==> job 9395: inputs <==
Design pwmblink, start of the top module:
module pwmblink(
    input  logic clk,
    input  logic rst,
    output logic RGB_R,
    output logic RGB_B,
    output logic RGB_G
);
make LEC_CHECK=0 CAP_MARGIN=25 CELL_PAD_IN_SITES_DETAIL_PLACEMENT=0 CELL_PAD_IN_SITES_GLOBAL_PLACEMENT=1 CORE_ASPECT_RATIO=1.01 CORE_MARGIN=8 CORE_UTILIZATION=40 CTS_CLUSTER_DIAMETER=269 CTS_CLUSTER_SIZE=55 GPL_TIMING_DRIVEN=1 MAX_ROUTING_LAYER=met4 MIN_ROUTING_LAYER=met2 PLACE_DENSITY_LB_ADDON=0.05 SETUP_SLACK_MARGIN=3.97 SLEW_MARGIN=20 TNS_END_PERCENT=15 finish   # period 36.2 ns
run.sh (not shown) runs the stock make flow with config.mk's settings and CLKGATE_MAP_FILE=.
==> job 9052 (differences from job 9395) <==
- CAP_MARGIN: 25 -> 20
- CELL_PAD_IN_SITES_DETAIL_PLACEMENT: 0 -> not set
- CELL_PAD_IN_SITES_GLOBAL_PLACEMENT: 1 -> not set
- CORE_ASPECT_RATIO: 1.01 -> not set
- CORE_MARGIN: 8 -> 2
- CORE_UTILIZATION: 40 -> 66
- CTS_CLUSTER_DIAMETER: 269 -> not set
- CTS_CLUSTER_SIZE: 55 -> not set
- GPL_TIMING_DRIVEN: 1 -> not set
- MAX_ROUTING_LAYER: met4 -> not set
- MIN_ROUTING_LAYER: met2 -> not set
- PLACE_DENSITY_LB_ADDON: 0.05 -> not set
- SETUP_SLACK_MARGIN: 3.97 -> not set
- TNS_END_PERCENT: 15 -> not set
==> flow/constraint.sdc (replaced) <==
create_clock -name core_clock -period 28.9 [get_ports {clk}]
set_input_delay 5.7800 -clock core_clock [delete_from_list [all_inputs] [get_ports {clk}]]
set_output_delay 5.7800 -clock core_clock [all_outputs]
set_load 0.01 [all_outputs]
==> comparison <==
Job 9395 went through all stages and came out clean. Job 9052 went through all stages and came out clean. In job 9052 the count of clock-buffer cells in the layout is higher than in job 9395, by 1. Sequential power: job 9395 is lower than job 9052 (about 20%). Between job 9395 and job 9052, the lower non-clock buffer count is in job 9052 (gap 10). Setup slack: job 9052 is worse than job 9395 (5.8 ns). Clock skew: job 9052 is lower than job 9395 (0.0033 ns).

* * *

==> branch ember: inputs <==
Starting RTL as in the previous note.
==> flow/design.v (excerpt) <==
module pwmblink(
    input  logic clk,
    input  logic rst,
    output logic RGB_R,
    output logic RGB_B,
    output logic RGB_G
);
    parameter CLKMAX = 12000000;  
    logic [31:0] counter;
    logic [8:0] x;  
    logic [7:0] sharktooth;  
    logic [7:0] red;
    logic [7:0] green;
    logic [7:0] blue;
    always_ff @(posedge clk) begin
        if (rst) begin
            counter <= 0;
            x <= 0;
            sharktooth <= 0;
        end else begin
        if (counter >= CLKMAX/360) begin
            counter <= 0;
            if (x >= 359) begin
                x <= 0;
            end
            else begin
                x <= x + 1;
            end
            end
        else begin
            counter <= counter + 1;
        end
        sharktooth <= sharktooth + 1;
        end
    end
    always_comb begin
        if(x < 60) begin
            green = 255*x/60;
            blue = 0;
            red  = 255;
        end else if (x < 120) begin
            green = 255;
            blue = 0;
  ...
make LEC_CHECK=0 ABC_AREA=1 CAP_MARGIN=20 CELL_PAD_IN_SITES_DETAIL_PLACEMENT=0 CORE_ASPECT_RATIO=0.5 CORE_MARGIN=7 CORE_UTILIZATION=66 CTS_CLUSTER_DIAMETER=229 CTS_CLUSTER_SIZE=54 GPL_TIMING_DRIVEN=0 MIN_ROUTING_LAYER=met1 PLACE_DENSITY=0.35 SETUP_SLACK_MARGIN=-0.32 SLEW_MARGIN=40 TNS_END_PERCENT=5 finish   # period 34.5 ns
==> branch indigo (differences from branch ember) <==
==> flow/config.mk (replaced) <==
export PLATFORM = sky130hd
export DESIGN_NAME = pwmblink
export DESIGN_NICKNAME = pwmblink
export VERILOG_FILES = /design/flow/design.v
export SDC_FILE = /design/flow/constraint.sdc
export NUM_CORES = 4
export LEC_CHECK = 0
export CAP_MARGIN = 20
export CORE_MARGIN = 2
export CORE_UTILIZATION = 40
export SLEW_MARGIN = 20
==> flow/constraint.sdc (replaced) <==
create_clock -name core_clock -period 30.2 [get_ports {clk}]
set_input_delay 6.0400 -clock core_clock [delete_from_list [all_inputs] [get_ports {clk}]]
set_output_delay 6.0400 -clock core_clock [all_outputs]
set_load 0.01 [all_outputs]
==> results <==
In branch indigo the register-to-register slack is lower than in branch ember, by 3.6 ns. In branch indigo the count of clock-buffer cells in the layout is lower than in branch ember, by 1. Between branch indigo and branch ember, the lower worst setup slack is in branch indigo (gap 5.2 ns). In flip-flop count, branch indigo and branch ember do not differ. In branch indigo the total power is larger than in branch ember, by 22%. Of branch ember and branch indigo, branch indigo has the higher combinational power (gap about 20%, measured against branch indigo). In branch ember the cell count is larger than in branch indigo, by about 5.4%. Of branch indigo and branch ember, branch ember has the higher core utilization (gap 29 points). Of branch indigo and branch ember, branch indigo has the higher clock power (gap about 7%, measured against branch ember). Of branch ember and branch indigo, branch ember has the higher hold slack (gap 0.0055 ns).
==> figures <==
item                                                                                 branch indigo  branch ember
Synth Area per Inst                                                                      8.162 um2     7.101 um2
Number of vias per cell after detailed routing                                               5.751         5.521
Number of filler cells placed in the layout                                                   4599          2397
Cell Count, Final, Fillers Out                                                                2841          2994
Starting density of the core                                                                40.61%        68.43%
Number of tap cells inserted                                                                   600           374
Result of the run                                                 no timing/DRC/antenna violations  no timing/DRC/antenna violations
Fraction of power consumed by combinational cells                                            82.7%         80.9%
First DRT Iteration DRCs                                                                      1517          1364
Share of the final layout cell area in multi-input gates                                    80.79%        77.70%
GR Util met3                                                                                3.229%        8.383%
Critical path fanouts, max                                                                      14            16
Clock transition time at the flip-flop clock pins of the worst setup and hold paths        0.07 ns       0.08 ns
Net count, final                                                                              2704          3084
Setup slack of the critical path after layout                                             8.330 ns      13.52 ns
Total die size                                                                           47810 um2     33050 um2
Pin count of the biggest net entering global routing                                            31            17
Logic power comb                                                                          0.612 mW      0.491 mW
Final area over synthesized area                                                           1.0483x       1.0399x
Final-layout non-clock buffer area share                                                    1.023%        1.451%
Clk ins delay skew pair                                                                    0.30 ns       0.33 ns

* * *

==> inputs of v1 <==
==> flow/design.v <==
module pwmblink(
    input  logic clk,
    input  logic rst,
    output logic RGB_R,
    output logic RGB_B,
    output logic RGB_G
);
    parameter CLKMAX = 12000000;  
    logic [31:0] counter;
    logic [8:0] x;  
    logic [7:0] sharktooth;  
    logic [7:0] red;
    logic [7:0] green;
    logic [7:0] blue;
    always_ff @(posedge clk) begin
        if (rst) begin
            counter <= 0;
            x <= 0;
            sharktooth <= 0;
        end else begin
        if (counter >= CLKMAX/360) begin
            counter <= 0;
            if (x >= 359) begin
                x <= 0;
            end
            else begin
                x <= x + 1;
            end
            end
        else begin
            counter <= counter + 1;
        end
        sharktooth <= sharktooth + 1;
        end
    end
    always_comb begin
        if(x < 60) begin
            green = 255*x/60;
            blue = 0;
            red  = 255;
        end else if (x < 120) begin
            green = 255;
            blue = 0;
            red  = 255 - 255*(x-60)/60;
        end else if (x < 180) begin
            green = 255;
            blue = 255*(x-120)/60;
            red  = 0;
        end else if (x < 240) begin
            green = 255 - 255*(x-180)/60;
            blue = 255;
            red  = 0;
        end else if (x < 300) begin
            green = 0;
            blue = 255;
            red  = 255*(x-240)/60;
        end else begin
            green = 0;
            blue = 255 - 255*(x-300)/60;
            red  = 255;
        end
    end
    assign {RGB_R, RGB_G, RGB_B} = {sharktooth < red, sharktooth < green, sharktooth < blue};
endmodule
==> flow/run.sh <==
#!/bin/bash
# the make line also repeats each setting of config.mk as NAME=value (left out here)
make -C /OpenROAD-flow-scripts/flow DESIGN_CONFIG=/design/flow/config.mk WORK_HOME=/design/flow/orfs CLKGATE_MAP_FILE= finish
==> flow/config.mk <==
export PLATFORM = sky130hd
export DESIGN_NAME = pwmblink
export DESIGN_NICKNAME = pwmblink
export VERILOG_FILES = /design/flow/design.v
export SDC_FILE = /design/flow/constraint.sdc
export NUM_CORES = 4
export LEC_CHECK = 0
export ABC_AREA = 1
export CAP_MARGIN = 5
export CELL_PAD_IN_SITES_GLOBAL_PLACEMENT = 2
export CORE_ASPECT_RATIO = 0.5
export CORE_MARGIN = 7
export CORE_UTILIZATION = 40
export CTS_CLUSTER_DIAMETER = 235
export CTS_CLUSTER_SIZE = 98
export PLACE_DENSITY_LB_ADDON = 0.06
export SETUP_SLACK_MARGIN = 5.0
export SLEW_MARGIN = 20
export TNS_END_PERCENT = 20
==> flow/constraint.sdc <==
create_clock -name core_clock -period 40.0 [get_ports {clk}]
set_input_delay 8.0000 -clock core_clock [delete_from_list [all_inputs] [get_ports {clk}]]
set_output_delay 8.0000 -clock core_clock [all_outputs]
set_load 0.01 [all_outputs]
==> v20 (differences from v1) <==
Settings changed: ABC_AREA 1 to not set, CELL_PAD_IN_SITES_GLOBAL_PLACEMENT 2 to not set, CORE_ASPECT_RATIO 0.5 to not set, CORE_MARGIN 7 to 2, CORE_UTILIZATION 40 to 70, CTS_CLUSTER_DIAMETER 235 to 341, CTS_CLUSTER_SIZE 98 to not set, PLACE_DENSITY_LB_ADDON 0.06 to not set, SETUP_SLACK_MARGIN 5.0 to not set, TNS_END_PERCENT 20 to not set.
==> flow/constraint.sdc (replaced) <==
create_clock -name core_clock -period 13.8 [get_ports {clk}]
set_input_delay 2.7600 -clock core_clock [delete_from_list [all_inputs] [get_ports {clk}]]
set_output_delay 2.7600 -clock core_clock [all_outputs]
set_load 0.01 [all_outputs]
==> v19 (differences from v1) <==
Settings changed: ABC_AREA 1 to not set, CAP_MARGIN 5 to 20, CELL_PAD_IN_SITES_GLOBAL_PLACEMENT 2 to not set, CORE_ASPECT_RATIO 0.5 to not set, CORE_MARGIN 7 to 2, CORE_UTILIZATION 40 to 72, CTS_CLUSTER_DIAMETER 235 to not set, CTS_CLUSTER_SIZE 98 to not set, PLACE_DENSITY_LB_ADDON 0.06 to not set, SETUP_SLACK_MARGIN 5.0 to not set, TNS_END_PERCENT 20 to not set.
==> flow/constraint.sdc (replaced) <==
create_clock -name core_clock -period 13.8 [get_ports {clk}]
set_input_delay 2.7600 -clock core_clock [delete_from_list [all_inputs] [get_ports {clk}]]
set_output_delay 2.7600 -clock core_clock [all_outputs]
set_load 0.01 [all_outputs]
==> v13 (differences from v1) <==
Settings changed: CAP_MARGIN 5 to 20, CELL_PAD_IN_SITES_GLOBAL_PLACEMENT 2 to not set, CORE_ASPECT_RATIO 0.5 to not set, CORE_MARGIN 7 to 2, CORE_UTILIZATION 40 to 72, CTS_CLUSTER_DIAMETER 235 to not set, CTS_CLUSTER_SIZE 98 to 10, PLACE_DENSITY set to 0.42, PLACE_DENSITY_LB_ADDON 0.06 to not set, SETUP_SLACK_MARGIN 5.0 to not set, TNS_END_PERCENT 20 to not set.
==> flow/constraint.sdc (replaced) <==
create_clock -name core_clock -period 34.8 [get_ports {clk}]
set_input_delay 6.9600 -clock core_clock [delete_from_list [all_inputs] [get_ports {clk}]]
set_output_delay 6.9600 -clock core_clock [all_outputs]
set_load 0.01 [all_outputs]
==> comparison table <==
| quantity | v19 | v1 | v13 | v20 |
|---|---|---|---|---|
| Outcome | aborted with a tool error | no timing/DRC/antenna violations | no timing/DRC/antenna violations | aborted with a tool error |
| Failing step | clock tree synthesis | - | - | global routing |
| Number of remaining DRC errors | - | 0 | 0 | - |
| Count of cells resized by post-cts repair | - | 0 | 0 | 157 |
| Critical path class | - | reg -> out | reg -> out | - |
| First drt pass iteration count | - | 5 | 8 | - |
| Actual transition at the worst max-transition pin | - | 1.137 ns | 1.090 ns | - |
| Setup_tns | - | 0 ns | 0 ns | - |
| Clock-pin slew on the worst setup and hold paths | - | 0.10 ns | 0.07 ns | - |
| Clock network area share | - | 0.8066% | 0.8862% | - |
| Vias per cell | - | 4.990 | 5.890 | - |
| Data required time at the worst endpoint | - | 32.00 ns | 27.84 ns | - |
| Maxcap violations | - | 0 | 0 | - |
| Placement-stage cell area | 23,440 sq um | 19,080 sq um | 18,740 sq um | 23,360 sq um |
| Layout clock buffers | - | 6 | 6 | - |
| Count of vias placed by the detailed router | - | 15,920 | 17,220 | - |
| Number of warnings in the stage logs | - | 65 | 67 | - |
| P_comb | - | 0.442 mW | 0.515 mW | - |
| Cell count after synthesis | 2,258 | 2,593 | 2,593 | 2,258 |
| Clk Latency, worst-skew pair | - | 0.34 ns | 0.31 ns | - |
| Clock tree from TritonCTS | - | done | done | - |
| Synth Area per Inst | 8.162 sq um | 7.101 sq um | 7.101 sq um | 8.162 sq um |
| Multi-input combinational gate total | - | 1,894 | 1,894 | - |
| Post-Synth Adder-Cell Area | 40.75% | 40.68% | 40.68% | 40.75% |
| Buf+Inv Stages, Crit Path | - | 10 | 11 | - |
| Top-area cell share | 24.55% | 24.57% | 24.57% | 24.55% |

* * *

==> inputs of run Y <==
RTL: the design.v shown in full above, as it stands there.
Settings: LEC_CHECK=0, CAP_MARGIN=20, CORE_MARGIN=2, CORE_UTILIZATION=70, CTS_CLUSTER_DIAMETER=324, MAX_ROUTING_LAYER=met4, SETUP_SLACK_MARGIN=-1.82, SLEW_MARGIN=20; clock period 26.5 ns.
==> inputs of run H, as changes to run Y <==
==> flow/config.mk (replaced) <==
export PLATFORM = sky130hd
export DESIGN_NAME = pwmblink
export DESIGN_NICKNAME = pwmblink
export VERILOG_FILES = /design/flow/design.v
export SDC_FILE = /design/flow/constraint.sdc
export NUM_CORES = 4
export LEC_CHECK = 0
export ABC_AREA = 1
export CAP_MARGIN = 20
export CORE_MARGIN = 2
export CORE_UTILIZATION = 68
export CTS_CLUSTER_SIZE = 97
export PLACE_DENSITY = 0.38
export SLEW_MARGIN = 20
==> flow/constraint.sdc (replaced) <==
create_clock -name core_clock -period 13.5 [get_ports {clk}]
set_input_delay 2.7000 -clock core_clock [delete_from_list [all_inputs] [get_ports {clk}]]
set_output_delay 2.7000 -clock core_clock [all_outputs]
set_load 0.01 [all_outputs]
==> inputs of run B, as changes to run Y <==
==> flow/config.mk (replaced) <==
export PLATFORM = sky130hd
export DESIGN_NAME = pwmblink
export DESIGN_NICKNAME = pwmblink
export VERILOG_FILES = /design/flow/design.v
export SDC_FILE = /design/flow/constraint.sdc
export NUM_CORES = 4
export LEC_CHECK = 0
export ABC_AREA = 1
export CAP_MARGIN = 20
export CORE_MARGIN = 2
export CORE_UTILIZATION = 64
export SLEW_MARGIN = 20
==> flow/constraint.sdc (replaced) <==
create_clock -name core_clock -period 34.8 [get_ports {clk}]
set_input_delay 6.9600 -clock core_clock [delete_from_list [all_inputs] [get_ports {clk}]]
set_output_delay 6.9600 -clock core_clock [all_outputs]
set_load 0.01 [all_outputs]
==> results <==
Run H reached the layout checks and failed them: negative setup slack. Run B completed without violations. Run Y passed the timing, DRC and antenna checks.
Against run B, the first-iteration DRC count of run Y is higher by 26%.
Flip-flop count is the same in run B and run H.
Non-clock buffer count, lowest first: run B, run Y, run H.
Clock skew: run B is lower than run H (0.00084 ns).
==> figures <==
Tally of filler cells in the layout: run B 2640; run H 1704; run Y 2012
Setup TNS: run B 0 ns; run H -1.40 ns; run Y 0 ns
Reg2reg start: run B x[3]; run H x[1]; run Y counter[1]
Portion of total power attributed to combinational logic: run B 0.809; run H 0.860; run Y 0.826
Switching part of the total power: run B 0.576; run H 0.542; run Y 0.555
OpenROAD warning count: run B 67; run H 68; run Y 67
Portion of netlist area occupied by mux cells: run B 0.000544; run H 0.000544; run Y 0.0149
Final std cells w/o fill: run B 2975; run H 3167; run Y 2570
Result of the run: run B no timing/DRC/antenna violations; run H complete, but fails checks; run Y no timing/DRC/antenna violations
Violated checks: run B -; run H negative setup slack; run Y -
Critical Path Most Common Cell: run B nand2_1; run H nand2_2; run Y fa_1

* * *

==> inputs of raven <==
// pwmblink: RTL as listed in full above, without the edits since
clock: 25.9 ns
lec_check: 0
abc_area: 1
cap_margin: 20
cell_pad_in_sites_global_placement: 3
core_aspect_ratio: 0.75
core_margin: 8
core_utilization: 63
cts_cluster_diameter: 29
cts_cluster_size: 81
hold_slack_margin: 0.28
max_routing_layer: met4
min_routing_layer: met2
place_density: 0.58
slew_margin: 0
==> lagoon (differences from raven) <==
ABC_AREA = default   (was 1)
CAP_MARGIN = 5   (was 20)
CELL_PAD_IN_SITES_GLOBAL_PLACEMENT = default   (was 3)
CORE_ASPECT_RATIO = default   (was 0.75)
CORE_MARGIN = 2   (was 8)
CORE_UTILIZATION = 68   (was 63)
CTS_CLUSTER_DIAMETER = 43   (was 29)
CTS_CLUSTER_SIZE = default   (was 81)
HOLD_SLACK_MARGIN = default   (was 0.28)
MIN_ROUTING_LAYER = default   (was met2)
PLACE_DENSITY = default   (was 0.58)
SLEW_MARGIN = 20   (was 0)
==> flow/constraint.sdc (replaced) <==
create_clock -name core_clock -period 13.8 [get_ports {clk}]
set_input_delay 2.7600 -clock core_clock [delete_from_list [all_inputs] [get_ports {clk}]]
set_output_delay 2.7600 -clock core_clock [all_outputs]
set_load 0.01 [all_outputs]
==> comparison <==
raven stopped in global placement without I/O (GPL-0301). lagoon stopped in global routing with GRT-0116.
Synthesized cell count: raven is higher than lagoon (15%).
In area after synthesis, lagoon and raven hardly differ.
Of raven and lagoon, raven has the higher die area (gap about 23%, measured against lagoon).
Power is estimated from default activity; no workload was simulated.
